==> job 2591 <==
// miniRV
module miniRV (
    input   wire                clk,
    input   wire                rst,
    input   wire[31:0]      inst_i,
    input   wire[31:0]      mem_rdata_i,
    output  wire[13:0]   inst_addr_o,
    output  wire[15:0]          mem_addr_o,
    output  wire                mem_wen_o,
    output  wire[31:0]      mem_wdata_o,
    output          debug_wb_have_inst,    
    output [31:0]   debug_wb_pc,           
    output          debug_wb_ena,          
    output [4:0]    debug_wb_reg,          
    output [31:0]   debug_wb_value         
);
make LEC_CHECK=0 ABC_AREA=0 CAP_MARGIN=0 CORE_MARGIN=2 CORE_UTILIZATION=72 CTS_CLUSTER_DIAMETER=118 CTS_CLUSTER_SIZE=58 GPL_ROUTABILITY_DRIVEN=1 GPL_TIMING_DRIVEN=1 PLACE_DENSITY=0.66 SETUP_SLACK_MARGIN=0.99 SLEW_MARGIN=20 finish   # period 6.87 ns
run.sh (not shown) runs the stock make flow with config.mk's settings and CLKGATE_MAP_FILE=.
==> job 9829: changes against job 2591 <==
- ABC_AREA: 0 -> 1
- CAP_MARGIN: 0 -> 20
- CORE_UTILIZATION: 72 -> 57
- CTS_CLUSTER_DIAMETER: 118 -> default
- CTS_CLUSTER_SIZE: 58 -> default
- GPL_ROUTABILITY_DRIVEN: 1 -> default
- GPL_TIMING_DRIVEN: 1 -> default
- PLACE_DENSITY: 0.66 -> default
- SETUP_SLACK_MARGIN: 0.99 -> 0.51
==> flow/constraint.sdc (replaced) <==
create_clock -name core_clock -period 4.97 [get_ports {clk}]
set_input_delay 0.9940 -clock core_clock [delete_from_list [all_inputs] [get_ports {clk}]]
set_output_delay 0.9940 -clock core_clock [all_outputs]
set_load 0.01 [all_outputs]
==> job 2949: changes against job 2591 <==
- CAP_MARGIN: 0 -> 30
- CORE_ASPECT_RATIO: default -> 1.69
- CORE_UTILIZATION: 72 -> 23
- CTS_CLUSTER_DIAMETER: 118 -> default
- CTS_CLUSTER_SIZE: 58 -> default
- GPL_ROUTABILITY_DRIVEN: 1 -> default
- GPL_TIMING_DRIVEN: 1 -> default
- PLACE_DENSITY: 0.66 -> default
- PLACE_DENSITY_LB_ADDON: default -> 0.17
- SETUP_SLACK_MARGIN: 0.99 -> default
- SLEW_MARGIN: 20 -> 25
==> flow/constraint.sdc (replaced) <==
create_clock -name core_clock -period 5.28 [get_ports {clk}]
set_input_delay 1.0560 -clock core_clock [delete_from_list [all_inputs] [get_ports {clk}]]
set_output_delay 1.0560 -clock core_clock [all_outputs]
set_load 0.01 [all_outputs]
==> job 4694: changes against job 2591 <==
- ABC_AREA: 0 -> default
- CAP_MARGIN: 0 -> 40
- CORE_UTILIZATION: 72 -> 58
- CTS_CLUSTER_DIAMETER: 118 -> default
- CTS_CLUSTER_SIZE: 58 -> 20
- GPL_ROUTABILITY_DRIVEN: 1 -> default
- GPL_TIMING_DRIVEN: 1 -> default
- PLACE_DENSITY: 0.66 -> default
- SETUP_SLACK_MARGIN: 0.99 -> 1.57
==> flow/constraint.sdc (replaced) <==
create_clock -name core_clock -period 6.19 [get_ports {clk}]
set_input_delay 1.2380 -clock core_clock [delete_from_list [all_inputs] [get_ports {clk}]]
set_output_delay 1.2380 -clock core_clock [all_outputs]
set_load 0.01 [all_outputs]
==> flow_metrics.py <==
# Synthesis and PnR figures
metrics = {
    "timing": {
        "final.setup.worst_slack_ps": -670,
        "finalSetupViolCount": 78,
    },
    "global_route": {
        "grt.overflow.total": 0,
        "grt_use_total_pct": 50.2,
    },
    "outcome": {
        "status": "complete, but fails checks",
        "failed_checks": "setup timing",
    },
    "floorplanning": {
        "coreArea_um2": 136000,
        "dieWidth_um": 374,
        "rows": 135,
    },
    "synth": {
        "logic_family": "simple AND/OR/NAND/NOR gates",
        "compound_area_share_pct": 17.5,
        "yosysMostFrequentCell": "nand2_1",
        "synthMuxAreaShare_pct": 0.0256,
        "synth_area_um2": 78200,
        "ys_cells": 9260,
    },
    "clock_tree": {
        "post_cts_buffers": 34,
        "cts_buffers": 149,
    },
    "place": {
        "place_area_um2": 92000,
    },
}
# the run above: job 9829

==> flow_metrics.py <==
# Synthesis and PnR figures
metrics = {
    "synth": {
        "synth_area_um2": 75500,
        "logic_family": "multiplexers",
        "yosysMostFrequentCell": "edfxtp_1",
        "synthMuxAreaShare_pct": 23.5,
        "compound_area_share_pct": 9.29,
    },
    "outcome": {
        "status": "complete, but fails checks",
        "failed_checks": "setup timing",
    },
    "timing": {
        "final.setup.worst_slack_ps": -830,
        "finalSetupViolCount": 78,
    },
    "floorplanning": {
        "dieWidth_um": 365,
        "coreArea_um2": 129000,
    },
    "clock_tree": {
        "post_cts_buffers": 20,
        "cts_buffers": 146,
    },
    "global_route": {
        "grt_use_total_pct": 45.5,
    },
    "place": {
        "place_area_um2": 87400,
    },
}
# the run above: job 4694

==> flow_metrics.py <==
# Physical implementation metrics
metrics = {
    "outcome": {
        "status": "did not finish",
        "failing_step": "5_1_grt",
        "firstError": "[ERROR GRT-0232] Routing congestion too high. Check the congestion heatmap in the GUI.",
    },
    "synth": {
        "compound_area_share_pct": 9.29,
        "synth_area_um2": 75500,
        "yosysMostFrequentCell": "edfxtp_1",
    },
    "floorplanning": {
        "rows": 118,
    },
    "global_route": {
        "grt.overflow.total": 49,
    },
    "place": {
        "place_area_um2": 83100,
    },
}
# the run above: job 2591

==> flow_metrics.py <==
# Synthesis and PnR figures
metrics = {
    "outcome": {
        "status": "complete, but fails checks",
        "failed_checks": "setup timing",
    },
    "synth": {
        "logic_family": "multiplexers",
        "compound_area_share_pct": 9.29,
    },
    "floorplanning": {
        "rows": 273,
        "dieWidth_um": 445,
    },
    "clock_tree": {
        "cts_buffers": 152,
    },
    "global_route": {
        "grt_use_total_pct": 22.6,
    },
    "timing": {
        "final.setup.worst_slack_ps": -2060,
        "finalSetupViolCount": 78,
    },
}
# the run above: job 2949

